--- flow/constraint.sdc ---
create_clock -name core_clock -period 15.9 [get_ports {clk}]
set_input_delay 3.1800 -clock core_clock [delete_from_list [all_inputs] [get_ports {clk}]]
set_output_delay 3.1800 -clock core_clock [all_outputs]
set_load 0.01 [all_outputs]
--- flow/run.sh ---
#!/bin/bash
# the make line also repeats each setting of config.mk as NAME=value (left out here)
make -C /OpenROAD-flow-scripts/flow DESIGN_CONFIG=/design/flow/config.mk WORK_HOME=/design/flow/orfs CLKGATE_MAP_FILE= finish
--- flow/config.mk ---
export PLATFORM = sky130hd
export DESIGN_NAME = stopwatch
export DESIGN_NICKNAME = stopwatch
export VERILOG_FILES = /design/flow/design.v
export SDC_FILE = /design/flow/constraint.sdc
export NUM_CORES = 4
export LEC_CHECK = 0
export ABC_AREA = 0
export CAP_MARGIN = 30
export CELL_PAD_IN_SITES_DETAIL_PLACEMENT = 0
export CORE_ASPECT_RATIO = 0.88
export CORE_MARGIN = 2
export CORE_UTILIZATION = 72
export CTS_CLUSTER_DIAMETER = 276
export CTS_CLUSTER_SIZE = 43
export GPL_TIMING_DRIVEN = 1
export PLACE_DENSITY_LB_ADDON = 0.01
export SETUP_SLACK_MARGIN = 4.15
export SLEW_MARGIN = 5
export TNS_END_PERCENT = 85
--- flow/design.v ---
`timescale 1ns / 1ps
module clock #(parameter start_time = 0, parameter end_time = 100)(
    input wire in,
    input wire rst,
    output reg out,
    output wire rise
);
    reg [31:0] counter;
    assign rise = (counter >= (end_time >> 1)) & ~out;
    always @(posedge in) begin
        if (rst) begin
            counter <= start_time;
            out <= 1'b0;
        end else begin
            counter <= (counter >= (end_time >> 1)) ? 1 : counter + 1;
            out <= (counter >= (end_time >> 1)) ? ~out : out;
        end
    end
endmodule
`timescale 1ns / 1ps
module stopwatch(clk, rst, btnS, btnR, sw, an, seg);
input clk;
input rst;
input btnS, btnR;
input [7:0] sw;
output reg [3:0] an;
output reg [7:0] seg;
reg [3:0] seg_value;
wire [3:0] seg3, seg2, seg1, seg0;
reg adj_sec;
reg adj;
reg digits_on;
wire one_hz_clk;
wire two_hz_clk;
wire segment_clk;
wire blink_clk;
wire debounce_clk;
wire one_hz_rise;
wire two_hz_rise;
wire segment_rise;
wire blink_rise;
wire debounce_rise;
reg [31:0] sec_counter;
reg [1:0] seg_index;
clock #(.start_time(0), .end_time(200)) my_one_hz_clk(.in(clk), .rst(rst), .out(one_hz_clk), .rise(one_hz_rise));
clock #(.start_time(0), .end_time(100)) my_two_hz_clk(.in(clk), .rst(rst), .out(two_hz_clk), .rise(two_hz_rise));
clock #(.start_time(0), .end_time(4)) my_segment_clk(.in(clk), .rst(rst), .out(segment_clk), .rise(segment_rise));
clock #(.start_time(0), .end_time(20)) my_blink_clk(.in(clk), .rst(rst), .out(blink_clk), .rise(blink_rise));
clock #(.start_time(0), .end_time(10)) my_debounce_clk(.in(clk), .rst(rst), .out(debounce_clk), .rise(debounce_rise));
wire [1:0] next_index = seg_index + 2'd1;
assign seg0 = (sec_counter % 60)  % 10;
assign seg1 = (sec_counter % 60)  / 10;
assign seg2 = (sec_counter / 60)  % 10;
assign seg3 = (sec_counter / 600) % 10;
always @(*) begin
    case (next_index)
        0: seg_value = (digits_on || ~sw[1]) ? seg0 : 10;
        1: seg_value = (digits_on || ~sw[1]) ? seg1 : 10;
        2: seg_value = (digits_on ||  sw[1]) ? seg2 : 10;
        default: seg_value = (digits_on ||  sw[1]) ? seg3 : 10;
    endcase
end
always @(posedge clk) begin
    if (rst) begin
        adj_sec   <= 1'b0;
        adj       <= 1'b0;
        seg_index <= 2'd0;
        an        <= 4'b1111;
        seg       <= 8'b11111111;
    end else if (segment_rise) begin
        adj_sec   <= sw[1];
        adj       <= sw[0];
        seg_index <= next_index;
        an        <= ~(4'b0001 << next_index);
        case (seg_value)
            0: seg <= ~8'b11111100;
            1: seg <= ~8'b01100000;
            2: seg <= ~8'b11011010;
            3: seg <= ~8'b11110010;
            4: seg <= ~8'b01100110;
            5: seg <= ~8'b10110110;
            6: seg <= ~8'b10111110;
            7: seg <= ~8'b11100000;
            8: seg <= ~8'b11111110;
            9: seg <= ~8'b11110110;
            default: seg <= 8'b11111111;
        endcase
    end
end
reg [1:0] reset_state;
reg [2:0] pause_state;
reg stop_tick;
reg has_ticked_once;
wire [1:0] reset_sample = {btnR, reset_state[1]};
wire [2:0] pause_sample = {pause_state[2] && btnS, btnS, pause_state[1]};
always @(posedge clk) begin
    if (rst) begin
        reset_state     <= 2'b00;
        pause_state     <= 3'b000;
        stop_tick       <= 1'b0;
        has_ticked_once <= 1'b0;
        sec_counter     <= 32'd0;
    end else if (debounce_rise) begin
        if (reset_sample == 2'b11) begin
            reset_state <= 2'b00;
            pause_state <= pause_sample;
            sec_counter <= 0;
        end else if (pause_sample == 3'b011) begin
            reset_state <= reset_sample;
            pause_state <= 3'b100;
            stop_tick   <= ~stop_tick;
        end else begin
            reset_state <= reset_sample;
            pause_state <= pause_sample;
            if (adj ? two_hz_clk : one_hz_clk) begin
                if (~has_ticked_once && ~stop_tick) begin
                    has_ticked_once <= 1'b1;
                    if (adj && ~adj_sec) begin
                        sec_counter <= (sec_counter / 60 >= 99)
                                  ? (sec_counter % 60)
                                  : (sec_counter + 60);
                    end else if (adj) begin
                        sec_counter <= (sec_counter / 60) * 60 + ((sec_counter + 1) % 60);
                    end else begin
                        sec_counter <= sec_counter + 1;
                    end
                end
            end else has_ticked_once <= 1'b0;
        end
    end
end
always @(posedge clk) begin
    if (rst)
        digits_on <= 1'b0;
    else if (blink_rise)
        digits_on <= (~adj || ~digits_on);
end
endmodule
==> impl_metrics.toml, run 1 <==
# flow metrics
[status]
status = "aborted with a tool error"
haltStage = "detailed placement"
firstError = "Error: detail_place.tcl, 38 bad optional access"

[floorplan]
die-area_um2 = 43700
fp_util_pct = 73.0
fp-row-count = 70
io_pins = 24
die_h_um = 196
fp.dieW_um = 223
core_um2 = 41500

[yosys]
yosys_cells = 4195
synth_flops = 218
synthFlopType = "dfxtp_1"
ys_warn_count = 6
simple_gate_share_pct = 25.5
compound_area_share_pct = 35.2
ys_area_um2 = 30300
syn_area_um2 = 30300
top_logic_kind = "AND-OR/OR-AND gates"
ys_types = 138
synth-async-reset-ratio_pct = 0
ys_top_cells_by_area = "dfxtp_1, xnor2_1, nor2_1"
largest_area_cell = "dfxtp_1"
synthMuxAreaShare_pct = 3.75
netlist_instances = 4195
ys_seq_share_pct = 14.4
synth-xor-area-share_pct = 8.09
yosysMostFrequentCell = "nor2_1"
edf_count = 0
common_cells = "nor2_1, nand2_1, a21oi_1"
synthAdderAreaFrac_pct = 8.15
top_area_share_pct = 14.4
avgSynthCellArea_um2 = 7.22

[placement]
gp_congestion = 1.13
io_buffers = 16
## per-stage QoR
| stage | TNS [ns] | instances |
|---|---|---|
| 2_1_floorplan | -38.69 | 4355 |
| 3_3_place_gp | -52.76 | 5957 |
==> run 2, diff against run 1 <==
CORE_ASPECT_RATIO = 0.5   (was 0.88)
CORE_MARGIN = 10   (was 2)
CTS_CLUSTER_DIAMETER = 70   (was 276)
CTS_CLUSTER_SIZE = 14   (was 43)
PLACE_DENSITY = 0.77   (was default)
PLACE_DENSITY_LB_ADDON = default   (was 0.01)
SETUP_SLACK_MARGIN = -0.14   (was 4.15)
TNS_END_PERCENT = 5   (was 85)
clock period = 31.5 ns   (was 15.9 ns; I/O delays follow)
==> run 2 against run 1 <==
  * Die area is 17% higher
  * Synthesized cell count is the same
  * The run now finishes clean
  * Synthesized area stayed put
==> impl_metrics.toml, run 2 <==
# synthesis and place-and-route metrics
[status]
status = "timing/DRC/antenna clean"

[cells_and_area]
fin_cells = 4820
layout.nets = 4433
area_delta_synth_final_pct = 5.72
final_util_pct = 76.7

[yosys]
avgSynthCellArea_um2 = 7.22
simple_gate_share_pct = 25.5
synthMuxAreaShare_pct = 3.75
ys_area_um2 = 30300
synthFlopType = "dfxtp_1"
ys_warn_count = 6
ys_types = 138
netlist_instances = 4195
yosysMostFrequentCell = "nor2_1"
synth-xor-area-share_pct = 8.09
ys_seq_share_pct = 14.4
largest_area_cell = "dfxtp_1"
ys_top_cells_by_area = "dfxtp_1, xnor2_1, nor2_1"
synth_flops = 218
yosys_cells = 4195
top_logic_kind = "AND-OR/OR-AND gates"
top_area_share_pct = 14.4
synth-async-reset-ratio_pct = 0
syn_area_um2 = 30300
synthAdderAreaFrac_pct = 8.15
edf_count = 0
common_cells = "nor2_1, nand2_1, a21oi_1"
compound_area_share_pct = 35.2

[placement]
dp_slack_ns = 5.05
dp_hpwl_mm = 68.9
io_buffers = 16
gp_congestion = 0.980
dp.cells = 4782

[clock_tree]
postCtsSetupRepairBufs = 0
clockBufferDepth = 3
cts-root-buf = "clkbuf_16"
numCtsBuffers = 21
cts_tree = "yes"
htreeDepth = 1
postCtsHoldBufs = 0
cts_num_sinks = 218
ctsResizeCount = 0
clk_latency_ns = 0.54
clk_pin_slew_ns = 0.07

[critical_path]
worstRegToRegCells = 89
critical_path_depth = 89
crit_slowest_cell = "mux2i_1"
arrival_ns = 27.97
timing.rr.end = "sec_counter[31]"
cpPeakStageDelay_ns = 0.89
crit_start = "sec_counter[3]"
rrSetupSlack_ns = 3.92
worstSetupPathType = "flip-flop to flip-flop"
cp_num_buf_inv = 6
worstSetupEndpointType = "flip-flop"
crit_top_cell = "a21oi_1"
crit_path_end = "sec_counter[31]"
cp_top_family = "AND-OR/OR-AND gates"
critical_path_required_ns = 31.89
cp_max_fo = 19
start_kind = "flip-flop"
worstReg2RegStart = "sec_counter[3]"

[worst_hold_path]
holdCritStartpoint = "my_debounce_clk.out"
whs_path_depth = 2
min_to = "my_debounce_clk.out"
hold_class = "flip-flop to flip-flop"

[sta]
maxSlewViolCount = 0
finalCritPeriodShare_pct = 87.6
rsz0062_at_grt = "no"
max_freq_mhz = 36.3
tns_ns = 0
relSlewSlack_pct = 26.9
worst_pin_slew_ns = 1.09
final-hold-violation-count = 0
whs_ns = 0.470
skew_ns = 0.0398
layout_min_cycle_time_ns = 27.58
setup_slack_ns = 3.92
setup_violations = 0

[flow_run]
warnings = 71
max_cap_violations = 0

[detailed_routing]
drc = 0
wire_per_inst_um = 19.4
via_per_inst = 7.03
drt_first_pass_iters = 7
antenna_cells = 0
num_vias = 33900
drtIter0Drc = 4639
drt-total-wl_mm = 93.6
drt.antenna.violating_nets = 0

[floorplan]
core_um2 = 41800
fp.dieW_um = 310
fp-row-count = 53
io_pins = 24
die-area_um2 = 51200
fp_util_pct = 72.5
die_h_um = 165

[global_route]
grt_use_total_pct = 34.8
overflow = 0
grt_start_max_net_pins = 52
grt_pass1_wl_mm = 152
grt_antenna_before_repair = 1
grt_pass1_vias = 30800
==> run 2: cell type report <==
type | instances | area (um^2)
sequential | 218 | 4360
timing repair buffer | 78 | 619
clock buffer | 23 | 553
clock inverter | 4 | 61.3
multi-input combinational | 3767 | 25100
tap | 550 | 688
fill | 3278 | 9750
inverter | 180 | 676
==> run 2: through the flow <==
stage               instance area, um^2
floorplan                         30900
global placement                  31300
detailed placement                31300
CTS                               32000
global route                      32000
finish                            32000
==> run 2: layer usage <==
metal / share of wire [%] / vias up / global-route usage, %
met5: 0 / - / 0
met4: 3.0 / 0 / 11.2
met3: 12 / 290 / 7.03
met2: 44 / 1948 / 57.1
met1: 41 / 15800 / 45.7
li1: - / 15800 / -
==> run 3, diff against run 2 <==
ABC_AREA = 1   (was 0)
CAP_MARGIN = 20   (was 30)
CELL_PAD_IN_SITES_DETAIL_PLACEMENT = default   (was 0)
CORE_ASPECT_RATIO = default   (was 0.5)
CORE_MARGIN = 2   (was 10)
CTS_CLUSTER_DIAMETER = 148   (was 70)
CTS_CLUSTER_SIZE = 99   (was 14)
GPL_TIMING_DRIVEN = default   (was 1)
PLACE_DENSITY = default   (was 0.77)
SETUP_SLACK_MARGIN = -1.53   (was -0.14)
SLEW_MARGIN = 20   (was 5)
TNS_END_PERCENT = 10   (was 5)
clock period = 15.5 ns   (was 31.5 ns; I/O delays follow)
==> run 3 against run 2 <==
  * The flow now stops in clock tree synthesis
  * Synthesized area decreased by 12%
  * Synthesized cell count down 1.4%
  * Die area fell by 24%
==> impl_metrics.toml, run 3 <==
# flow metrics
[yosys]
ys_types = 81
ys_area_um2 = 26700
ys_warn_count = 6
compound_area_share_pct = 12.9
top_logic_kind = "simple AND/OR/NAND/NOR gates"
avgSynthCellArea_um2 = 6.46
largest_area_cell = "dfxtp_1"
ys_top_cells_by_area = "dfxtp_1, nand2_1, inv_1"
synthMuxAreaShare_pct = 0.112
synthFlopType = "dfxtp_1"
ys_seq_share_pct = 16.3
syn_area_um2 = 26700
synth-xor-area-share_pct = 6.59
edf_count = 0
synthAdderAreaFrac_pct = 8.71
synth-async-reset-ratio_pct = 0
common_cells = "nand2_1, inv_1, nand3_1"
netlist_instances = 4138
yosysMostFrequentCell = "nand2_1"
top_area_share_pct = 16.3
synth_flops = 218
yosys_cells = 4138
simple_gate_share_pct = 44.7

[floorplan]
die_h_um = 197
fp_util_pct = 73.0
die-area_um2 = 38700
fp.dieW_um = 197
core_um2 = 36600
io_pins = 24
fp-row-count = 70

[placement]
gp_congestion = 1.06
dp_hpwl_mm = 70.3
io_buffers = 16
dp.cells = 5531

[status]
status = "aborted with a tool error"
firstError = "[ERROR DPL-0033] detailed placement checks failed during check placement."
haltStage = "clock tree synthesis"
==> run 3: metrics by stage <==
| step | worst slack (ns) | cell area [um^2] |
|---|---|---|
| after floorplan | -1.48 | 27300 |
| after global placement | -2.15 | 33700 |
| after detailed placement | -3.77 | 33700 |
==> run 4, diff against run 3 <==
CAP_MARGIN = 15   (was 20)
CELL_PAD_IN_SITES_DETAIL_PLACEMENT = 0   (was default)
CTS_CLUSTER_DIAMETER = 276   (was 148)
CTS_CLUSTER_SIZE = 14   (was 99)
GPL_TIMING_DRIVEN = 1   (was default)
MAX_ROUTING_LAYER = met4   (was default)
PLACE_DENSITY_LB_ADDON = 0.08   (was default)
SETUP_SLACK_MARGIN = 5.0   (was -1.53)
TNS_END_PERCENT = 85   (was 10)
clock period = 17.5 ns   (was 15.5 ns; I/O delays follow)
==> run 4 against run 3 <==
  * The run fails in global routing
  * Die area is the same
  * Synthesized area stayed put
  * Synthesized cell count stayed put
==> impl_metrics.toml, run 4 <==
# flow metrics
[placement]
io_buffers = 16
dp_slack_ns = -0.678
dp_hpwl_mm = 55.1
gp_congestion = 1.03

[yosys]
netlist_instances = 4138
top_logic_kind = "simple AND/OR/NAND/NOR gates"
yosysMostFrequentCell = "nand2_1"
synthAdderAreaFrac_pct = 8.71
simple_gate_share_pct = 44.7
synthFlopType = "dfxtp_1"
top_area_share_pct = 16.3
ys_warn_count = 6
ys_types = 81
ys_area_um2 = 26700
synth-async-reset-ratio_pct = 0
compound_area_share_pct = 12.9
synth-xor-area-share_pct = 6.59
synthMuxAreaShare_pct = 0.112
yosys_cells = 4138
syn_area_um2 = 26700
ys_seq_share_pct = 16.3
edf_count = 0
synth_flops = 218
common_cells = "nand2_1, inv_1, nand3_1"
ys_top_cells_by_area = "dfxtp_1, nand2_1, inv_1"
largest_area_cell = "dfxtp_1"
avgSynthCellArea_um2 = 6.46

[status]
status = "aborted with a tool error"
haltStage = "global routing"
firstError = "[ERROR GRT-0232] Routing congestion too high. Check the congestion heatmap in the GUI."

[clock_tree]
cts_num_sinks = 218
clockBufferDepth = 3
cts-root-buf = "clkbuf_16"
postCtsHoldBufs = 0
htreeDepth = 1
numCtsBuffers = 19

[floorplan]
die-area_um2 = 38700
io_pins = 24
fp.dieW_um = 197
die_h_um = 197
fp-row-count = 70
fp_util_pct = 73.0
core_um2 = 36600

[global_route]
grt_use_total_pct = 97.1
overflow = 2204
[run 4: stage by stage]
step	setup TNS, ns	instance area, um^2	std cells	util [%]
4_1_cts	0	33600	5203	91.7
3_5_place_dp	-1.56	30100	4965	82.3
3_3_place_gp	-0.0743	30100	4965	82.3
2_1_floorplan	0	28100	4298	-
[run 4: what timing repair did]
action                                  in CTS
pin swaps                                  238
gates resized                              323
endpoints found under the hold margin        0
buffers inserted                           207
endpoints found under the setup margin      37
gates cloned                                 9
[run 4: per-layer routing]
layer,GRT overflow,GRT usage (%)
met1,64,87.8
met2,1655,120
met3,43,75.2
met4,442,107
met5,-,-
==> run 5, diff against run 4 <==
ABC_AREA = default   (was 1)
CAP_MARGIN = 10   (was 15)
CELL_PAD_IN_SITES_DETAIL_PLACEMENT = 2   (was 0)
CORE_MARGIN = 4   (was 2)
CORE_UTILIZATION = 40   (was 72)
CTS_CLUSTER_DIAMETER = default   (was 276)
CTS_CLUSTER_SIZE = 59   (was 14)
GPL_ROUTABILITY_DRIVEN = 0   (was default)
GPL_TIMING_DRIVEN = default   (was 1)
MAX_ROUTING_LAYER = default   (was met4)
MIN_ROUTING_LAYER = met1   (was default)
PLACE_DENSITY_LB_ADDON = default   (was 0.08)
SETUP_SLACK_MARGIN = 2.43   (was 5.0)
SLEW_MARGIN = 10   (was 20)
TNS_END_PERCENT = default   (was 85)
clock period = 30.0 ns   (was 17.5 ns; I/O delays follow)
==> run 5 against run 4 <==
  * Synthesized area grew 13%
  * Synthesized cell count increased by 1.4%
  * Die area is 110% higher
  * The run again fails in global routing
==> impl_metrics.toml, run 5 <==
# flow metrics
[yosys]
netlist_instances = 4195
ys_warn_count = 6
syn_area_um2 = 30300
ys_types = 138
synth-async-reset-ratio_pct = 0
ys_top_cells_by_area = "dfxtp_1, xnor2_1, nor2_1"
common_cells = "nor2_1, nand2_1, a21oi_1"
ys_area_um2 = 30300
edf_count = 0
ys_seq_share_pct = 14.4
top_logic_kind = "AND-OR/OR-AND gates"
synth_flops = 218
yosysMostFrequentCell = "nor2_1"
synthMuxAreaShare_pct = 3.75
simple_gate_share_pct = 25.5
compound_area_share_pct = 35.2
avgSynthCellArea_um2 = 7.22
yosys_cells = 4195
synth-xor-area-share_pct = 8.09
largest_area_cell = "dfxtp_1"
synthAdderAreaFrac_pct = 8.15
top_area_share_pct = 14.4
synthFlopType = "dfxtp_1"

[floorplan]
core_um2 = 74700
die_h_um = 283
fp.dieW_um = 283
fp-row-count = 100
io_pins = 24
fp_util_pct = 40.6
die-area_um2 = 80200

[placement]
postPlaceCellArea_um2 = 31900
io_buffers = 16
dp_hpwl_mm = 140
dp_slack_ns = -1.52

[clock_tree]
numCtsBuffers = 25
cts_num_sinks = 218
cts-root-buf = "clkbuf_16"
clockBufferDepth = 3
htreeDepth = 1

[global_route]
overflow = 23
grt_use_total_pct = 74.9

[status]
status = "aborted with a tool error"
haltStage = "global routing"
firstError = "[ERROR GRT-0232] Routing congestion too high. Check the congestion heatmap in the GUI."
## run 5: per-stage QoR
step                      cells
after CTS                  5265
after global placement     5212
after floorplan            4355
after detailed placement   5212
## run 5: routing by layer
layer / GRT overflow / track usage, %
met1: 0 / 70.9
met5: 1 / 50.2
met4: 12 / 75.1
met3: 5 / 66.8
met2: 5 / 88.2
## run 5: repair_timing
item,CTS
endpoints found under the setup margin,31
hold endpoints to repair,0
pin swaps,4
hold buffers,0
buffers inserted,9
resized,90
==> run 6, diff against run 5 <==
ABC_AREA = 0   (was default)
CAP_MARGIN = 0   (was 10)
CELL_PAD_IN_SITES_DETAIL_PLACEMENT = 0   (was 2)
CORE_ASPECT_RATIO = 0.88   (was default)
CORE_MARGIN = 2   (was 4)
CORE_UTILIZATION = 72   (was 40)
CTS_CLUSTER_DIAMETER = 276   (was default)
CTS_CLUSTER_SIZE = 43   (was 59)
GPL_ROUTABILITY_DRIVEN = default   (was 0)
GPL_TIMING_DRIVEN = 1   (was default)
MIN_ROUTING_LAYER = default   (was met1)
PLACE_DENSITY_LB_ADDON = 0.01   (was default)
SETUP_SLACK_MARGIN = 2.73   (was 2.43)
SLEW_MARGIN = 5   (was 10)
TNS_END_PERCENT = 100   (was default)
clock period = 15.3 ns   (was 30.0 ns; I/O delays follow)
==> run 6 against run 5 <==
  * The flow stops in detailed placement
  * Synthesized area stayed put
  * Die area is 45% lower
  * Synthesized cell count stayed put
==> impl_metrics.toml, run 6 <==
# flow metrics
[yosys]
ys_top_cells_by_area = "dfxtp_1, xnor2_1, nor2_1"
avgSynthCellArea_um2 = 7.22
synthFlopType = "dfxtp_1"
simple_gate_share_pct = 25.5
yosysMostFrequentCell = "nor2_1"
syn_area_um2 = 30300
common_cells = "nor2_1, nand2_1, a21oi_1"
edf_count = 0
synth_flops = 218
compound_area_share_pct = 35.2
netlist_instances = 4195
synthMuxAreaShare_pct = 3.75
ys_types = 138
synthAdderAreaFrac_pct = 8.15
ys_warn_count = 6
largest_area_cell = "dfxtp_1"
ys_seq_share_pct = 14.4
ys_area_um2 = 30300
synth-async-reset-ratio_pct = 0
top_area_share_pct = 14.4
synth-xor-area-share_pct = 8.09
yosys_cells = 4195
top_logic_kind = "AND-OR/OR-AND gates"

[floorplan]
fp.dieW_um = 223
fp_util_pct = 73.0
fp-row-count = 70
core_um2 = 41500
io_pins = 24
die-area_um2 = 43700
die_h_um = 196

[placement]
gp_congestion = 1.20
io_buffers = 16

[status]
haltStage = "detailed placement"
status = "aborted with a tool error"
firstError = "Error: detail_place.tcl, 38 bad optional access"
==> run 6: per-stage QoR <==
step,setup WS [ns],instances
floorplan,-3.16,4355
global placement,-3.17,5935
==> run 7, diff against run 6 <==
ABC_AREA = 1   (was 0)
CAP_MARGIN = 30   (was 0)
CELL_PAD_IN_SITES_DETAIL_PLACEMENT = 2   (was 0)
CORE_ASPECT_RATIO = default   (was 0.88)
CORE_MARGIN = 5   (was 2)
CORE_UTILIZATION = 36   (was 72)
CTS_CLUSTER_DIAMETER = default   (was 276)
CTS_CLUSTER_SIZE = default   (was 43)
GPL_ROUTABILITY_DRIVEN = 0   (was default)
GPL_TIMING_DRIVEN = default   (was 1)
MAX_ROUTING_LAYER = met4   (was default)
PLACE_DENSITY_LB_ADDON = default   (was 0.01)
SETUP_SLACK_MARGIN = -1.21   (was 2.73)
SLEW_MARGIN = 20   (was 5)
TNS_END_PERCENT = 60   (was 100)
clock period = 23.2 ns   (was 15.3 ns; I/O delays follow)
==> run 7 against run 6 <==
  * The run fails in global routing
  * Synthesized area fell by 12%
  * Die area increased by 82%
  * Synthesized cell count is 1.4% lower
==> impl_metrics.toml, run 7 <==
# flow metrics
[status]
status = "aborted with a tool error"
haltStage = "global routing"
firstError = "[ERROR GRT-0232] Routing congestion too high. Check the congestion heatmap in the GUI."

[clock_tree]
numCtsBuffers = 24
htreeDepth = 1
cts-root-buf = "clkbuf_16"
cts_num_sinks = 218
postCtsHoldBufs = 0
clockBufferDepth = 3

[placement]
dp_hpwl_mm = 126
dp_slack_ns = -4.34
io_buffers = 16

[yosys]
ys_top_cells_by_area = "dfxtp_1, nand2_1, inv_1"
top_area_share_pct = 16.3
synth-async-reset-ratio_pct = 0
edf_count = 0
top_logic_kind = "simple AND/OR/NAND/NOR gates"
ys_area_um2 = 26700
simple_gate_share_pct = 44.7
ys_types = 81
syn_area_um2 = 26700
synth-xor-area-share_pct = 6.59
common_cells = "nand2_1, inv_1, nand3_1"
ys_seq_share_pct = 16.3
synth_flops = 218
synthMuxAreaShare_pct = 0.112
avgSynthCellArea_um2 = 6.46
synthAdderAreaFrac_pct = 8.71
yosys_cells = 4138
ys_warn_count = 6
synthFlopType = "dfxtp_1"
yosysMostFrequentCell = "nand2_1"
largest_area_cell = "dfxtp_1"
compound_area_share_pct = 12.9
netlist_instances = 4138

[floorplan]
io_pins = 24
die-area_um2 = 79800
fp-row-count = 100
core_um2 = 74100
die_h_um = 283
fp_util_pct = 36.1
fp.dieW_um = 283

[global_route]
overflow = 573
grt_use_total_pct = 71.8
-- run 7: metal layers --
metal  GRT overflow  GRT usage [%]
met3             11           53.0
met5              -              -
met2            409           91.3
met4            140           69.9
met1             13           68.1
-- run 7: stage by stage --
step | instance area [um^2] | utilization (%) | cells
after floorplan | 27300 | - | 4298
after CTS | 29800 | 40.2 | 5298
after detailed placement | 28300 | 38.1 | 5235
after global placement | 28300 | 38.1 | 5234
-- run 7: timing repair --
action                                  in CTS
setup buffers                               20
gates resized                              171
pin swaps                                   17
endpoints found under the setup margin      30
cloned                                       1
==> run 8, diff against run 7 <==
ABC_AREA = 0   (was 1)
CELL_PAD_IN_SITES_DETAIL_PLACEMENT = 0   (was 2)
CORE_MARGIN = 2   (was 5)
CORE_UTILIZATION = 54   (was 36)
CTS_CLUSTER_DIAMETER = 276   (was default)
CTS_CLUSTER_SIZE = 14   (was default)
GPL_ROUTABILITY_DRIVEN = default   (was 0)
GPL_TIMING_DRIVEN = 0   (was default)
MAX_ROUTING_LAYER = default   (was met4)
PLACE_DENSITY_LB_ADDON = 0.19   (was default)
SETUP_SLACK_MARGIN = 5.0   (was -1.21)
SLEW_MARGIN = 5   (was 20)
TNS_END_PERCENT = 85   (was 60)
clock period = 31.5 ns   (was 23.2 ns; I/O delays follow)
==> run 8 against run 7 <==
  * Now clean on timing, DRC and antenna
  * Synthesized area up 13%
  * Synthesized cell count increased by 1.4%
  * Die area fell by 27%
==> impl_metrics.toml, run 8 <==
# synthesis and place-and-route metrics
[floorplan]
io_pins = 24
core_um2 = 55300
die-area_um2 = 58000
fp_util_pct = 54.8
die_h_um = 241
fp.dieW_um = 241
fp-row-count = 86

[global_route]
grt_antenna_before_repair = 0
overflow = 0
grt_pass1_vias = 29500
grt_start_max_net_pins = 15
grt_use_total_pct = 31.4
grt_pass1_wl_mm = 152

[yosys]
ys_top_cells_by_area = "dfxtp_1, xnor2_1, nor2_1"
compound_area_share_pct = 35.2
simple_gate_share_pct = 25.5
yosys_cells = 4195
synth-xor-area-share_pct = 8.09
netlist_instances = 4195
synthFlopType = "dfxtp_1"
top_area_share_pct = 14.4
avgSynthCellArea_um2 = 7.22
edf_count = 0
ys_warn_count = 6
common_cells = "nor2_1, nand2_1, a21oi_1"
synth-async-reset-ratio_pct = 0
largest_area_cell = "dfxtp_1"
yosysMostFrequentCell = "nor2_1"
ys_area_um2 = 30300
synth_flops = 218
top_logic_kind = "AND-OR/OR-AND gates"
synthAdderAreaFrac_pct = 8.15
synthMuxAreaShare_pct = 3.75
ys_seq_share_pct = 14.4
ys_types = 138
syn_area_um2 = 30300

[sta]
tns_ns = 0
setup_violations = 0
final-hold-violation-count = 0
rsz0062_at_grt = "no"
relSlewSlack_pct = 32.5
layout_min_cycle_time_ns = 24.90
finalCritPeriodShare_pct = 79.0
skew_ns = 0.0189
max_freq_mhz = 40.2
worst_pin_slew_ns = 1.01
maxSlewViolCount = 0

[detailed_routing]
drtIter0Drc = 3396
wire_per_inst_um = 18.3
via_per_inst = 6.47
drt.antenna.violating_nets = 0
drt_first_pass_iters = 8
num_vias = 33300
drc = 0
drt-total-wl_mm = 94.1
antenna_cells = 0

[critical_path]
worstSetupPathType = "flip-flop to flip-flop"
critical_path_required_ns = 31.83
rrSetupSlack_ns = 6.60
start_kind = "flip-flop"
worstReg2RegStart = "sec_counter[3]"
crit_slowest_cell = "or4b_1"
cpPeakStageDelay_ns = 0.60
timing.rr.end = "sec_counter[31]"
cp_max_fo = 10
worstSetupEndpointType = "flip-flop"
arrival_ns = 25.23
worstRegToRegCells = 96
critical_path_depth = 96
crit_start = "sec_counter[3]"
cp_top_family = "AND-OR/OR-AND gates"
cp_num_buf_inv = 13
crit_top_cell = "a21oi_1"
crit_path_end = "sec_counter[31]"

[clock_tree]
clk_pin_slew_ns = 0.08
clockBufferDepth = 3
numCtsBuffers = 19
htreeDepth = 1
postCtsHoldBufs = 0
cts-root-buf = "clkbuf_16"
cts_num_sinks = 218
cts_tree = "yes"
clk_latency_ns = 0.50

[placement]
io_buffers = 16
postPlaceCellArea_um2 = 32000
gp_congestion = 0.976
dp.cells = 5123
dp_hpwl_mm = 73.7

[flow_run]
max_cap_violations = 0
warnings = 69

[worst_hold_path]
whs_path_depth = 1
min_to = "my_segment_clk.counter[0]"
hold_class = "flip-flop to flip-flop"
holdCritStartpoint = "my_segment_clk.counter[0]"

[cells_and_area]
layout.nets = 4567
num-fill-cells = 5370
final_util_pct = 59.3
area_delta_synth_final_pct = 8.19
final_cell_area_um2 = 32800
fin_cells = 5147

[status]
status = "timing/DRC/antenna clean"
[run 8: area by class of cell]
cell class	count	area (um^2)	share of cell area, %
sequential	218	4360	13.3
tap	748	936	2.86
buffer	190	800	2.44
timing repair buffer	24	213	0.649
inverter	180	676	2.06
clock buffer	19	475	1.45
multi-input combinational	3767	25300	77.2
clock inverter	1	8.76	0.0267
[run 8: repair_timing]
| item | CTS | global route |
|---|---|---|
| resized | 0 | 58 |
| buffers inserted | 0 | 2 |
| setup endpoints to repair | 0 | 13 |
[run 8: per-stage QoR]
| stage | worst slack, ns | hold WS, ns |
|---|---|---|
| 6_report | 6.60 | 0.463 |
| 5_1_grt | 5.00 | 0.486 |
| 4_1_cts | 5.69 | 0.466 |
| 3_5_place_dp | 5.78 | 0.457 |
| 3_3_place_gp | 5.84 | 0.447 |
| 2_1_floorplan | 10.57 | 0.438 |
[run 8: layer usage]
metal / track usage [%] / up-vias / wire, um
met5: 0 / - / 0
met4: 11.5 / 0 / 3540
met3: 3.05 / 244 / 7250
met2: 49.7 / 1438 / 41100
met1: 44.2 / 15500 / 42300
li1: - / 16100 / -
==> run 9, diff against run 8 <==
ABC_AREA = default   (was 0)
CELL_PAD_IN_SITES_DETAIL_PLACEMENT = 2   (was 0)
CORE_ASPECT_RATIO = 1.98   (was default)
CORE_MARGIN = 6   (was 2)
CORE_UTILIZATION = 43   (was 54)
CTS_CLUSTER_DIAMETER = 121   (was 276)
CTS_CLUSTER_SIZE = 59   (was 14)
GPL_ROUTABILITY_DRIVEN = 0   (was default)
GPL_TIMING_DRIVEN = default   (was 0)
MIN_ROUTING_LAYER = met1   (was default)
PLACE_DENSITY = 0.67   (was default)
PLACE_DENSITY_LB_ADDON = default   (was 0.19)
SETUP_SLACK_MARGIN = 2.43   (was 5.0)
SLEW_MARGIN = 10   (was 5)
TNS_END_PERCENT = default   (was 85)
clock period = 22.8 ns   (was 31.5 ns; I/O delays follow)
==> run 9 against run 8 <==
  * The run now fails in clock tree synthesis
  * Die area rose by 33%
  * Synthesized area did not move
  * Synthesized cell count did not move
==> impl_metrics.toml, run 9 <==
# flow metrics
[status]
status = "aborted with a tool error"
haltStage = "clock tree synthesis"
firstError = "[ERROR DPL-0033] detailed placement checks failed during check placement."

[floorplan]
die_h_um = 386
core_um2 = 69600
fp.dieW_um = 201
fp_util_pct = 43.5
fp-row-count = 136
io_pins = 24
die-area_um2 = 77300

[placement]
dp_hpwl_mm = 166
io_buffers = 16

[yosys]
synth-xor-area-share_pct = 8.09
largest_area_cell = "dfxtp_1"
synthMuxAreaShare_pct = 3.75
syn_area_um2 = 30300
yosys_cells = 4195
yosysMostFrequentCell = "nor2_1"
synthFlopType = "dfxtp_1"
synthAdderAreaFrac_pct = 8.15
synth-async-reset-ratio_pct = 0
top_logic_kind = "AND-OR/OR-AND gates"
simple_gate_share_pct = 25.5
ys_top_cells_by_area = "dfxtp_1, xnor2_1, nor2_1"
common_cells = "nor2_1, nand2_1, a21oi_1"
edf_count = 0
ys_area_um2 = 30300
ys_types = 138
top_area_share_pct = 14.4
avgSynthCellArea_um2 = 7.22
ys_warn_count = 6
compound_area_share_pct = 35.2
ys_seq_share_pct = 14.4
netlist_instances = 4195
synth_flops = 218
==> run 9: through the flow <==
stage	hold slack [ns]	area (um^2)	setup WS, ns	TNS, ns	cells
after detailed placement	0.458	32800	-4.76	-84.55	5262
after global placement	0.448	32800	0.550	0	5259
after floorplan	0.438	30900	2.52	0	4355
==> run 10, diff against run 9 <==
ABC_AREA = 1   (was default)
CAP_MARGIN = 20   (was 30)
CELL_PAD_IN_SITES_DETAIL_PLACEMENT = default   (was 2)
CORE_ASPECT_RATIO = default   (was 1.98)
CORE_MARGIN = 2   (was 6)
CORE_UTILIZATION = 72   (was 43)
CTS_CLUSTER_DIAMETER = 192   (was 121)
CTS_CLUSTER_SIZE = 99   (was 59)
GPL_ROUTABILITY_DRIVEN = default   (was 0)
MIN_ROUTING_LAYER = default   (was met1)
PLACE_DENSITY = default   (was 0.67)
SETUP_SLACK_MARGIN = 5.0   (was 2.43)
SLEW_MARGIN = 20   (was 10)
TNS_END_PERCENT = 10   (was default)
clock period = 21.0 ns   (was 22.8 ns; I/O delays follow)
==> run 10 against run 9 <==
  * The flow stops in global routing
  * Die area fell by 50%
  * Synthesized cell count fell by 1.4%
  * Synthesized area fell by 12%
==> impl_metrics.toml, run 10 <==
# flow metrics
[clock_tree]
cts_num_sinks = 218
clockBufferDepth = 3
htreeDepth = 1
postCtsHoldBufs = 0
cts-root-buf = "clkbuf_16"
numCtsBuffers = 6

[yosys]
synthAdderAreaFrac_pct = 8.71
synthMuxAreaShare_pct = 0.112
avgSynthCellArea_um2 = 6.46
ys_top_cells_by_area = "dfxtp_1, nand2_1, inv_1"
synth_flops = 218
top_logic_kind = "simple AND/OR/NAND/NOR gates"
yosys_cells = 4138
ys_seq_share_pct = 16.3
common_cells = "nand2_1, inv_1, nand3_1"
top_area_share_pct = 16.3
edf_count = 0
largest_area_cell = "dfxtp_1"
compound_area_share_pct = 12.9
synthFlopType = "dfxtp_1"
ys_types = 81
yosysMostFrequentCell = "nand2_1"
synth-async-reset-ratio_pct = 0
synth-xor-area-share_pct = 6.59
ys_warn_count = 6
simple_gate_share_pct = 44.7
ys_area_um2 = 26700
syn_area_um2 = 26700
netlist_instances = 4138

[placement]
dp_hpwl_mm = 48.7
gp_congestion = 0.978
io_buffers = 16
postPlaceCellArea_um2 = 27900

[floorplan]
die_h_um = 197
fp-row-count = 70
die-area_um2 = 38700
fp_util_pct = 73.0
fp.dieW_um = 197
core_um2 = 36600
io_pins = 24

[status]
status = "aborted with a tool error"
haltStage = "global routing"
==> run 10: repair_timing <==
item / 4_1_cts
gates cloned: 1
endpoints found under the setup margin: 37
gates resized: 409
pin swaps: 238
buffers inserted: 261
==> run 10: through the flow <==
stage          instances  worst slack [ns]  utilization, %  hold slack [ns]
2_1_floorplan       4298              4.52               -            0.422
3_3_place_gp        4737              1.13            76.3            0.440
3_5_place_dp        4737             0.735            76.3            0.451
4_1_cts             5007              3.35            86.2            0.485
==> run 11, diff against run 10 <==
ABC_AREA = default   (was 1)
CAP_MARGIN = 5   (was 20)
CTS_CLUSTER_DIAMETER = 364   (was 192)
CTS_CLUSTER_SIZE = 60   (was 99)
PLACE_DENSITY = 0.66   (was default)
SETUP_SLACK_MARGIN = -0.72   (was 5.0)
SLEW_MARGIN = 40   (was 20)
TNS_END_PERCENT = default   (was 10)
clock period = 19.7 ns   (was 21.0 ns; I/O delays follow)
==> run 11 against run 10 <==
  * The run again fails in global routing
  * Synthesized area up 13%
  * Die area up 13%
  * Synthesized cell count rose by 1.4%
==> impl_metrics.toml, run 11 <==
# flow metrics
[yosys]
ys_seq_share_pct = 14.4
netlist_instances = 4195
top_logic_kind = "AND-OR/OR-AND gates"
ys_types = 138
ys_warn_count = 6
synth_flops = 218
ys_top_cells_by_area = "dfxtp_1, xnor2_1, nor2_1"
synth-async-reset-ratio_pct = 0
yosys_cells = 4195
avgSynthCellArea_um2 = 7.22
common_cells = "nor2_1, nand2_1, a21oi_1"
synthFlopType = "dfxtp_1"
syn_area_um2 = 30300
synth-xor-area-share_pct = 8.09
compound_area_share_pct = 35.2
simple_gate_share_pct = 25.5
top_area_share_pct = 14.4
ys_area_um2 = 30300
yosysMostFrequentCell = "nor2_1"
synthMuxAreaShare_pct = 3.75
edf_count = 0
largest_area_cell = "dfxtp_1"
synthAdderAreaFrac_pct = 8.15

[placement]
gp_congestion = 1.07
io_buffers = 16
dp.cells = 5332
dp_hpwl_mm = 76.6

[floorplan]
die-area_um2 = 43700
fp.dieW_um = 209
fp_util_pct = 72.6
io_pins = 24
core_um2 = 41800
die_h_um = 209
fp-row-count = 75

[clock_tree]
htreeDepth = 1
cts-root-buf = "clkbuf_16"
numCtsBuffers = 7
cts_num_sinks = 218
clockBufferDepth = 3

[status]
haltStage = "global routing"
status = "aborted with a tool error"
==> run 11: repair_timing <==
item / 4_1_cts
endpoints found under the setup margin: 10
hold endpoints to repair: 0
pin swaps: 21
setup buffers: 11
hold buffers: 0
gates resized: 74
==> run 11: stage by stage <==
step / TNS (ns) / setup WS [ns] / area, um^2 / hold slack (ns)
after global placement: -2.57 / -0.445 / 35600 / 0.446
after floorplan: -2.14 / -0.694 / 30900 / 0.438
after detailed placement: -10.08 / -1.34 / 35600 / 0.452
after CTS: -6.83 / -0.714 / 36200 / 0.504
==> run 12, diff against run 11 <==
ABC_AREA = 0   (was default)
CAP_MARGIN = 20   (was 5)
CORE_ASPECT_RATIO = 0.5   (was default)
CTS_CLUSTER_DIAMETER = 374   (was 364)
CTS_CLUSTER_SIZE = 96   (was 60)
PLACE_DENSITY = 0.36   (was 0.66)
SETUP_SLACK_MARGIN = 3.38   (was -0.72)
SLEW_MARGIN = 20   (was 40)
TNS_END_PERCENT = 5   (was default)
clock period = 14.0 ns   (was 19.7 ns; I/O delays follow)
==> run 12 against run 11 <==
  * The run fails in detailed placement
  * Die area rose by 0.23%
  * Synthesized cell count did not move
  * Synthesized area did not move
==> impl_metrics.toml, run 12 <==
# flow metrics
[status]
status = "aborted with a tool error"
haltStage = "detailed placement"
firstError = "[ERROR DPL-0033] detailed placement checks failed during check placement."

[yosys]
synth-async-reset-ratio_pct = 0
yosysMostFrequentCell = "nor2_1"
top_area_share_pct = 14.4
simple_gate_share_pct = 25.5
largest_area_cell = "dfxtp_1"
ys_area_um2 = 30300
syn_area_um2 = 30300
compound_area_share_pct = 35.2
common_cells = "nor2_1, nand2_1, a21oi_1"
edf_count = 0
top_logic_kind = "AND-OR/OR-AND gates"
ys_types = 138
yosys_cells = 4195
avgSynthCellArea_um2 = 7.22
synthMuxAreaShare_pct = 3.75
ys_top_cells_by_area = "dfxtp_1, xnor2_1, nor2_1"
synthAdderAreaFrac_pct = 8.15
ys_warn_count = 6
synthFlopType = "dfxtp_1"
ys_seq_share_pct = 14.4
synth_flops = 218
netlist_instances = 4195
synth-xor-area-share_pct = 8.09

[floorplan]
die_h_um = 149
fp.dieW_um = 294
fp-row-count = 53
io_pins = 24
fp_util_pct = 72.5
core_um2 = 41800
die-area_um2 = 43800

[placement]
io_buffers = 16
gp_congestion = 1.08
-- run 12: stage by stage --
stage / area [um^2] / hold slack (ns) / setup TNS [ns] / worst slack, ns
3_3_place_gp: 41500 / 0.445 / -116.23 / -4.67
2_1_floorplan: 31600 / 0.438 / -118.26 / -4.77
==> run 13, diff against run 12 <==
ABC_AREA = 1   (was 0)
CORE_ASPECT_RATIO = default   (was 0.5)
CORE_UTILIZATION = 68   (was 72)
CTS_CLUSTER_DIAMETER = default   (was 374)
CTS_CLUSTER_SIZE = default   (was 96)
PLACE_DENSITY = default   (was 0.36)
SETUP_SLACK_MARGIN = default   (was 3.38)
TNS_END_PERCENT = default   (was 5)
clock period = 27.0 ns   (was 14.0 ns; I/O delays follow)
==> run 13 against run 12 <==
  * Now clean on timing, DRC and antenna
  * Synthesized cell count fell by 1.4%
  * Synthesized area fell by 12%
  * Die area fell by 6.7%
==> impl_metrics.toml, run 13 <==
# synthesis and place-and-route metrics
[sta]
finalCritPeriodShare_pct = 79.0
layout_min_cycle_time_ns = 21.34
worst_pin_slew_ns = 1.16
max_freq_mhz = 46.9
setup_violations = 0
setup_slack_ns = 5.66
maxSlewViolCount = 0
relSlewSlack_pct = 22.0
tns_ns = 0
skew_ns = 0.0175
rsz0062_at_grt = "no"
final-hold-violation-count = 0

[floorplan]
io_pins = 24
die-area_um2 = 40900
core_um2 = 38700
fp.dieW_um = 202
die_h_um = 202
fp-row-count = 72
fp_util_pct = 69.0

[critical_path]
crit_path_end = "sec_counter[30]"
worstSetupEndpointType = "flip-flop"
worstRegToRegCells = 150
worstReg2RegStart = "sec_counter[3]"
crit_start = "sec_counter[3]"
critical_path_depth = 150
rrSetupSlack_ns = 5.66
crit_top_cell = "nand2_1"
cp_max_fo = 29
cp_num_buf_inv = 10
arrival_ns = 21.79
cp_top_family = "simple AND/OR/NAND/NOR gates"
critical_path_required_ns = 27.45
worstSetupPathType = "flip-flop to flip-flop"
cpPeakStageDelay_ns = 0.58
start_kind = "flip-flop"
crit_slowest_cell = "dfxtp_1"
timing.rr.end = "sec_counter[30]"

[global_route]
grt_antenna_before_repair = 0
grt_pass1_wl_mm = 105
grt_pass1_vias = 23700
overflow = 0
grt_start_max_net_pins = 55
grt_use_total_pct = 29.9

[placement]
dp_hpwl_mm = 48.1
io_buffers = 16
dp_slack_ns = 5.96
gp_congestion = 0.986

[clock_tree]
postCtsSetupRepairBufs = 0
htreeDepth = 1
clk_pin_slew_ns = 0.07
postCtsHoldBufs = 0
cts-root-buf = "clkbuf_16"
clk_latency_ns = 0.52
cts_tree = "yes"
ctsResizeCount = 0
clockBufferDepth = 3
cts_num_sinks = 218
numCtsBuffers = 22

[detailed_routing]
drtIter0Drc = 1511
drt-met1-wl_mm = 27.8
drt.antenna.violating_nets = 0
antenna_cells = 0
top_layer = "met4"
num_vias = 25600
drt_first_pass_iters = 6
drc = 0
wire_per_inst_um = 12.7
via_per_inst = 5.32
met2WireLength_mm = 28.5
drt-total-wl_mm = 61.2
wl_met3_mm = 3.22

[yosys]
ys_warn_count = 6
ys_types = 81
ys_top_cells_by_area = "dfxtp_1, nand2_1, inv_1"
synth-xor-area-share_pct = 6.59
yosys_cells = 4138
netlist_instances = 4138
synthFlopType = "dfxtp_1"
synth-async-reset-ratio_pct = 0
compound_area_share_pct = 12.9
syn_area_um2 = 26700
synth_flops = 218
ys_seq_share_pct = 16.3
synthAdderAreaFrac_pct = 8.71
simple_gate_share_pct = 44.7
avgSynthCellArea_um2 = 6.46
yosysMostFrequentCell = "nand2_1"
edf_count = 0
top_logic_kind = "simple AND/OR/NAND/NOR gates"
top_area_share_pct = 16.3
ys_area_um2 = 26700
synthMuxAreaShare_pct = 0.112
largest_area_cell = "dfxtp_1"
common_cells = "nand2_1, inv_1, nand3_1"

[flow_run]
warnings = 72
max_cap_violations = 0

[cells_and_area]
area_delta_synth_final_pct = 6.53
layout.nets = 4454
num-fill-cells = 3406

[worst_hold_path]
min_to = "stop_tick"
whs_path_depth = 1
holdCritStartpoint = "stop_tick"
hold_class = "flip-flop to flip-flop"

[status]
status = "timing/DRC/antenna clean"
run 13: per-layer routing:
| metal | vias up | GRT usage, % |
|---|---|---|
| met5 | - | 0 |
| met4 | 0 | 8.08 |
| met3 | 115 | 3.55 |
| met2 | 583 | 52.4 |
| met1 | 11500 | 38.7 |
| li1 | 13400 | - |
run 13: per-stage QoR:
stage	std cells	utilization, %	area [um^2]	hold WS [ns]
2_1_floorplan	4298	-	27300	0.422
5_1_grt	4819	73.5	28500	0.490
6_report	4819	73.5	28500	0.452
3_5_place_dp	4781	71.4	27700	0.449
4_1_cts	4819	73.5	28500	0.454
3_3_place_gp	4781	71.4	27700	0.443
run 13: cell type report:
class                           instances  area, um^2  area share [%]
Timing Repair Buffer                   26         230           0.808
Inverter                              598        2310            8.12
Clock buffer                           28         623            2.19
Multi-Input combinational cell       3421       20100            70.6
Tap cell                              518         648            2.28
Sequential cell                       218        4360            15.3
Clock inverter                         10         185           0.650
==> run 14, diff against run 13 <==
ABC_AREA = 0   (was 1)
CAP_MARGIN = 5   (was 20)
CELL_PAD_IN_SITES_DETAIL_PLACEMENT = 0   (was default)
CORE_ASPECT_RATIO = 0.5   (was default)
CORE_MARGIN = 7   (was 2)
CORE_UTILIZATION = 54   (was 68)
CTS_CLUSTER_DIAMETER = 70   (was default)
CTS_CLUSTER_SIZE = 14   (was default)
GPL_TIMING_DRIVEN = 1   (was default)
PLACE_DENSITY = 0.61   (was default)
SETUP_SLACK_MARGIN = -0.14   (was default)
SLEW_MARGIN = 5   (was 20)
TNS_END_PERCENT = 5   (was default)
clock period = 31.5 ns   (was 27.0 ns; I/O delays follow)
==> run 14 against run 13 <==
  * Wire length is 53% higher
  * Critical path type unchanged
  * Die area is 55% higher
  * Register-to-register slack worse by 1.5 ns
  * First-iteration DRC count is 120% higher
  * Critical path depth is 59 lower
  * Clock-buffer cell count is 3 lower
  * Critical endpoint is now sec_counter[31]
==> impl_metrics.toml, run 14 <==
# synthesis and place-and-route metrics
[critical_path]
worstSetupPathType = "flip-flop to flip-flop"
cp_num_buf_inv = 8
worstSetupEndpointType = "flip-flop"
cp_max_fo = 19
start_kind = "flip-flop"
crit_start = "sec_counter[3]"
critical_path_required_ns = 31.90
worstRegToRegCells = 91
crit_slowest_cell = "a2111oi_2"
arrival_ns = 27.77
rrSetupSlack_ns = 4.14
cpPeakStageDelay_ns = 0.93
timing.rr.end = "sec_counter[31]"
critical_path_depth = 91
crit_top_cell = "a21oi_1"
crit_path_end = "sec_counter[31]"
worstReg2RegStart = "sec_counter[3]"
cp_top_family = "AND-OR/OR-AND gates"

[sta]
setup_violations = 0
max_freq_mhz = 36.5
skew_ns = 0.0196
final-hold-violation-count = 0
relSlewSlack_pct = 14.1
finalCritPeriodShare_pct = 86.9
maxSlewViolCount = 0
rsz0062_at_grt = "no"
layout_min_cycle_time_ns = 27.36
worst_pin_slew_ns = 1.28
tns_ns = 0

[detailed_routing]
wire_per_inst_um = 18.7
drt-total-wl_mm = 93.9
via_per_inst = 6.44
drt_first_pass_iters = 6
drtIter0Drc = 3264
drc = 0
num_vias = 32400
antenna_cells = 0
drt.antenna.violating_nets = 0

[cells_and_area]
seq_area_um2 = 4360
mi_logic_area_um2 = 25100
num-fill-cells = 5403
final_util_pct = 58.3
area_delta_synth_final_pct = 6.70
layout.nets = 4434

[floorplan]
io_pins = 24
fp-row-count = 61
fp.dieW_um = 349
core_um2 = 55500
die_h_um = 181
fp_util_pct = 54.6
die-area_um2 = 63300

[worst_hold_path]
min_to = "my_debounce_clk.out"
hold_class = "flip-flop to flip-flop"
holdCritStartpoint = "my_debounce_clk.out"
whs_path_depth = 2

[clock_tree]
htreeDepth = 1
numCtsBuffers = 22
clk_pin_slew_ns = 0.06
ctsResizeCount = 0
postCtsHoldBufs = 0
cts_tree = "yes"
cts-root-buf = "clkbuf_16"
clk_latency_ns = 0.55
postCtsSetupRepairBufs = 0
clockBufferDepth = 3
cts_num_sinks = 218

[yosys]
compound_area_share_pct = 35.2
synth_flops = 218
edf_count = 0
yosysMostFrequentCell = "nor2_1"
common_cells = "nor2_1, nand2_1, a21oi_1"
avgSynthCellArea_um2 = 7.22
netlist_instances = 4195
yosys_cells = 4195
synthFlopType = "dfxtp_1"
ys_types = 138
largest_area_cell = "dfxtp_1"
synth-xor-area-share_pct = 8.09
synth-async-reset-ratio_pct = 0
ys_seq_share_pct = 14.4
syn_area_um2 = 30300
ys_top_cells_by_area = "dfxtp_1, xnor2_1, nor2_1"
top_area_share_pct = 14.4
ys_warn_count = 6
synthMuxAreaShare_pct = 3.75
ys_area_um2 = 30300
top_logic_kind = "AND-OR/OR-AND gates"
simple_gate_share_pct = 25.5
synthAdderAreaFrac_pct = 8.15

[global_route]
grt_use_total_pct = 27.9
grt_pass1_vias = 29100
grt_antenna_before_repair = 1
grt_start_max_net_pins = 54
overflow = 0
grt_pass1_wl_mm = 152

[placement]
gp_congestion = 0.935
io_buffers = 16
dp_hpwl_mm = 71.2

[flow_run]
max_cap_violations = 0
warnings = 71

[status]
status = "timing/DRC/antenna clean"
-- run 14: final cells by class --
| cell class | count | area share [%] |
|---|---|---|
| Clock inverter | 5 | 0.221 |
| Timing Repair Buffer | 78 | 1.91 |
| Tap cell | 756 | 2.93 |
| Inverter | 180 | 2.09 |
| Clock buffer | 25 | 1.80 |
| Multi-Input combinational cell | 3767 | 77.6 |
| Sequential cell | 218 | 13.5 |
-- run 14: metal layers --
metal / track usage [%] / vias to the layer above / share of wire (%)
met3: 5.82 / 128 / 8.7
li1: - / 15800 / -
met4: 5.26 / 0 / 1.7
met1: 40.5 / 15400 / 47
met5: 0 / - / 0
met2: 42.6 / 1120 / 42
-- run 14: metrics by stage --
step | setup slack, ns | cells | area, um^2 | hold slack (ns)
floorplan | 10.57 | 4355 | 30900 | 0.438
global placement | 5.40 | 4998 | 31700 | 0.445
detailed placement | 4.96 | 4998 | 31700 | 0.452
CTS | 4.80 | 5028 | 32300 | 0.467
global route | 1.88 | 5029 | 32300 | 0.487
finish | 4.14 | 5029 | 32300 | 0.461
==> run 15, diff against run 14 <==
CAP_MARGIN = 0   (was 5)
CORE_ASPECT_RATIO = 0.88   (was 0.5)
CORE_MARGIN = 2   (was 7)
CORE_UTILIZATION = 72   (was 54)
CTS_CLUSTER_DIAMETER = 29   (was 70)
CTS_CLUSTER_SIZE = 43   (was 14)
HOLD_SLACK_MARGIN = 0.27   (was default)
PLACE_DENSITY = default   (was 0.61)
PLACE_DENSITY_LB_ADDON = 0.01   (was default)
SETUP_SLACK_MARGIN = 4.15   (was -0.14)
TNS_END_PERCENT = 20   (was 5)
clock period = 15.5 ns   (was 31.5 ns; I/O delays follow)
==> run 15 against run 14 <==
  * The run now fails in detailed placement
  * Synthesized area is the same
  * Synthesized cell count is the same
  * Die area shrank 31%
==> impl_metrics.toml, run 15 <==
# flow metrics
[yosys]
ys_seq_share_pct = 14.4
synthMuxAreaShare_pct = 3.75
compound_area_share_pct = 35.2
syn_area_um2 = 30300
synthAdderAreaFrac_pct = 8.15
synth-xor-area-share_pct = 8.09
top_area_share_pct = 14.4
ys_types = 138
synth_flops = 218
ys_warn_count = 6
synth-async-reset-ratio_pct = 0
largest_area_cell = "dfxtp_1"
yosysMostFrequentCell = "nor2_1"
top_logic_kind = "AND-OR/OR-AND gates"
yosys_cells = 4195
ys_area_um2 = 30300
common_cells = "nor2_1, nand2_1, a21oi_1"
avgSynthCellArea_um2 = 7.22
netlist_instances = 4195
edf_count = 0
ys_top_cells_by_area = "dfxtp_1, xnor2_1, nor2_1"
synthFlopType = "dfxtp_1"
simple_gate_share_pct = 25.5

[status]
status = "aborted with a tool error"
firstError = "Error: detail_place.tcl, 38 bad optional access"
haltStage = "detailed placement"

[floorplan]
fp.dieW_um = 223
die_h_um = 196
fp_util_pct = 73.0
die-area_um2 = 43700
fp-row-count = 70
io_pins = 24
core_um2 = 41500

[placement]
gp_congestion = 1.14
io_buffers = 16
[run 15: stage by stage]
step | area (um^2) | std cells | setup WS (ns) | hold slack [ns] | setup TNS (ns)
3_3_place_gp | 41400 | 5975 | -3.37 | 0.450 | -67.12
2_1_floorplan | 32000 | 4355 | -2.96 | 0.438 | -54.73
==> run 16, diff against run 15 <==
ABC_AREA = default   (was 0)
CAP_MARGIN = 5   (was 0)
CELL_PAD_IN_SITES_DETAIL_PLACEMENT = default   (was 0)
CORE_ASPECT_RATIO = 1.71   (was 0.88)
CORE_UTILIZATION = 66   (was 72)
CTS_CLUSTER_DIAMETER = default   (was 29)
CTS_CLUSTER_SIZE = default   (was 43)
GPL_TIMING_DRIVEN = default   (was 1)
HOLD_SLACK_MARGIN = default   (was 0.27)
PLACE_DENSITY_LB_ADDON = default   (was 0.01)
SETUP_SLACK_MARGIN = default   (was 4.15)
SLEW_MARGIN = 20   (was 5)
TNS_END_PERCENT = default   (was 20)
clock period = 19.1 ns   (was 15.5 ns; I/O delays follow)
==> run 16 against run 15 <==
  * The flow stops in global routing
  * Synthesized cell count stayed put
  * Synthesized area unchanged
  * Die area is 9.0% higher
==> impl_metrics.toml, run 16 <==
# flow metrics
[yosys]
edf_count = 0
syn_area_um2 = 30300
synthFlopType = "dfxtp_1"
ys_types = 138
synth-async-reset-ratio_pct = 0
synth-xor-area-share_pct = 8.09
ys_seq_share_pct = 14.4
avgSynthCellArea_um2 = 7.22
top_logic_kind = "AND-OR/OR-AND gates"
simple_gate_share_pct = 25.5
common_cells = "nor2_1, nand2_1, a21oi_1"
largest_area_cell = "dfxtp_1"
yosys_cells = 4195
netlist_instances = 4195
synthMuxAreaShare_pct = 3.75
compound_area_share_pct = 35.2
synthAdderAreaFrac_pct = 8.15
synth_flops = 218
yosysMostFrequentCell = "nor2_1"
ys_warn_count = 6
ys_top_cells_by_area = "dfxtp_1, xnor2_1, nor2_1"
ys_area_um2 = 30300
top_area_share_pct = 14.4

[clock_tree]
cts_num_sinks = 218
clockBufferDepth = 3
cts-root-buf = "clkbuf_16"
numCtsBuffers = 22
htreeDepth = 1
postCtsHoldBufs = 0

[placement]
dp_slack_ns = -1.49
io_buffers = 16
gp_congestion = 1.02
dp_hpwl_mm = 89.9
dp.cells = 5785

[status]
haltStage = "global routing"
firstError = "[ERROR GRT-0116] Global routing finished with congestion. Check the congestion regions in the DRC Viewer."
status = "aborted with a tool error"

[floorplan]
core_um2 = 45300
io_pins = 24
fp_util_pct = 66.9
fp-row-count = 102
die_h_um = 284
die-area_um2 = 47700
fp.dieW_um = 168

[global_route]
grt_use_total_pct = 88.8
overflow = 2028
-- run 16: routing by layer --
| metal | overflow | GRT usage [%] |
|---|---|---|
| met1 | 43 | 81.7 |
| met2 | 1346 | 111 |
| met3 | 40 | 70.1 |
| met4 | 584 | 99.3 |
| met5 | 15 | 41.2 |
-- run 16: stage by stage --
step           TNS [ns]  area [um^2]
4_1_cts           -1.59        42700
3_5_place_dp     -14.26        39100
3_3_place_gp      -2.41        39100
2_1_floorplan         0        31300
-- run 16: timing repair --
item | in CTS
endpoints found under the setup margin | 24
buffers inserted | 138
pin swaps | 248
cloned | 1
resized | 394
==> run 17, diff against run 16 <==
ABC_AREA = 1   (was default)
CAP_MARGIN = 20   (was 5)
CORE_ASPECT_RATIO = 0.9   (was 1.71)
CORE_MARGIN = 6   (was 2)
CORE_UTILIZATION = 37   (was 66)
GPL_TIMING_DRIVEN = 1   (was default)
MAX_ROUTING_LAYER = met4   (was default)
PLACE_DENSITY_LB_ADDON = 0.15   (was default)
TNS_END_PERCENT = 50   (was default)
clock period = 30.3 ns   (was 19.1 ns; I/O delays follow)
==> run 17 against run 16 <==
  * Synthesized cell count is 1.4% lower
  * Now clean on timing, DRC and antenna
  * Die area grew 65%
  * Synthesized area is 12% lower
==> impl_metrics.toml, run 17 <==
# synthesis and place-and-route metrics
[status]
status = "timing/DRC/antenna clean"

[placement]
gp_congestion = 0.891
dp_hpwl_mm = 52.3
dp.cells = 5208
io_buffers = 16
postPlaceCellArea_um2 = 28200

[yosys]
avgSynthCellArea_um2 = 6.46
ys_warn_count = 6
synthMuxAreaShare_pct = 0.112
synth-async-reset-ratio_pct = 0
yosys_cells = 4138
syn_area_um2 = 26700
common_cells = "nand2_1, inv_1, nand3_1"
top_area_share_pct = 16.3
netlist_instances = 4138
synthAdderAreaFrac_pct = 8.71
edf_count = 0
largest_area_cell = "dfxtp_1"
synth_flops = 218
synth-xor-area-share_pct = 6.59
ys_top_cells_by_area = "dfxtp_1, nand2_1, inv_1"
simple_gate_share_pct = 44.7
ys_seq_share_pct = 16.3
synthFlopType = "dfxtp_1"
compound_area_share_pct = 12.9
yosysMostFrequentCell = "nand2_1"
ys_area_um2 = 26700
top_logic_kind = "simple AND/OR/NAND/NOR gates"
ys_types = 81

[critical_path]
worstReg2RegStart = "sec_counter[3]"
start_kind = "flip-flop"
worstSetupEndpointType = "flip-flop"
crit_slowest_cell = "dfxtp_1"
cp_max_fo = 29
cp_top_family = "simple AND/OR/NAND/NOR gates"
critical_path_depth = 146
rrSetupSlack_ns = 8.53
crit_top_cell = "nand2_1"
cpPeakStageDelay_ns = 0.63
crit_path_end = "sec_counter[30]"
crit_start = "sec_counter[3]"
arrival_ns = 22.23
worstRegToRegCells = 146
critical_path_required_ns = 30.75
cp_num_buf_inv = 9
worstSetupPathType = "flip-flop to flip-flop"
timing.rr.end = "sec_counter[30]"

[sta]
skew_ns = 0.00917
tns_ns = 0
relSlewSlack_pct = 22.7
final-hold-violation-count = 0
worst_pin_slew_ns = 1.15
finalCritPeriodShare_pct = 71.9
layout_min_cycle_time_ns = 21.77
maxSlewViolCount = 0
max_freq_mhz = 45.9
rsz0062_at_grt = "no"
setup_violations = 0

[detailed_routing]
drtIter0Drc = 1190
drt-total-wl_mm = 64.6
drc = 0
num_vias = 24700
antenna_cells = 0
wire_per_inst_um = 12.3
via_per_inst = 4.71
drt_first_pass_iters = 5
drt.antenna.violating_nets = 0

[floorplan]
die_h_um = 267
fp_util_pct = 37.8
fp-row-count = 92
fp.dieW_um = 295
core_um2 = 70800
io_pins = 24
die-area_um2 = 78900

[cells_and_area]
seq_area_um2 = 4360
num-fill-cells = 7564
final_cell_area_um2 = 29100
mi_logic_area_um2 = 20100
area_delta_synth_final_pct = 8.70
layout.nets = 4461
fin_cells = 5252

[flow_run]
warnings = 70
max_cap_violations = 0

[clock_tree]
postCtsHoldBufs = 0
clk_latency_ns = 0.53
cts_tree = "yes"
ctsResizeCount = 0
clockBufferDepth = 3
htreeDepth = 1
clk_pin_slew_ns = 0.06
cts-root-buf = "clkbuf_16"
numCtsBuffers = 24
postCtsSetupRepairBufs = 0
cts_num_sinks = 218

[worst_hold_path]
hold_class = "flip-flop to flip-flop"
holdCritStartpoint = "stop_tick"
min_to = "stop_tick"
whs_path_depth = 1

[global_route]
grt_pass1_vias = 22500
grt_use_total_pct = 16.4
overflow = 0
grt_start_max_net_pins = 55
grt_pass1_wl_mm = 109
grt_antenna_before_repair = 0
## run 17: area by class of cell
class | count | area share (%)
Timing Repair Buffer | 31 | 0.921
Multi-Input combinational cell | 3421 | 69.2
Inverter | 598 | 7.96
Sequential cell | 218 | 15.0
Clock inverter | 13 | 0.551
Clock buffer | 31 | 2.26
Tap cell | 940 | 4.05
## run 17: routing by layer
metal / GRT usage, % / vias to the layer above / part of all wire (%)
met5: - / - / 0
met4: 2.48 / 0 / 1.6
met3: 1.34 / 59 / 3.5
met2: 25.4 / 320 / 42
met1: 23.8 / 10900 / 53
li1: - / 13500 / -
## run 17: stage by stage
stage / util, % / hold slack, ns / setup WS, ns
2_1_floorplan: - / 0.422 / 12.19
3_5_place_dp: 39.9 / 0.456 / 8.68
5_1_grt: 41.1 / 0.489 / 5.86
4_1_cts: 41.0 / 0.466 / 8.58
6_report: 41.1 / 0.458 / 8.53
3_3_place_gp: 39.9 / 0.445 / 8.56
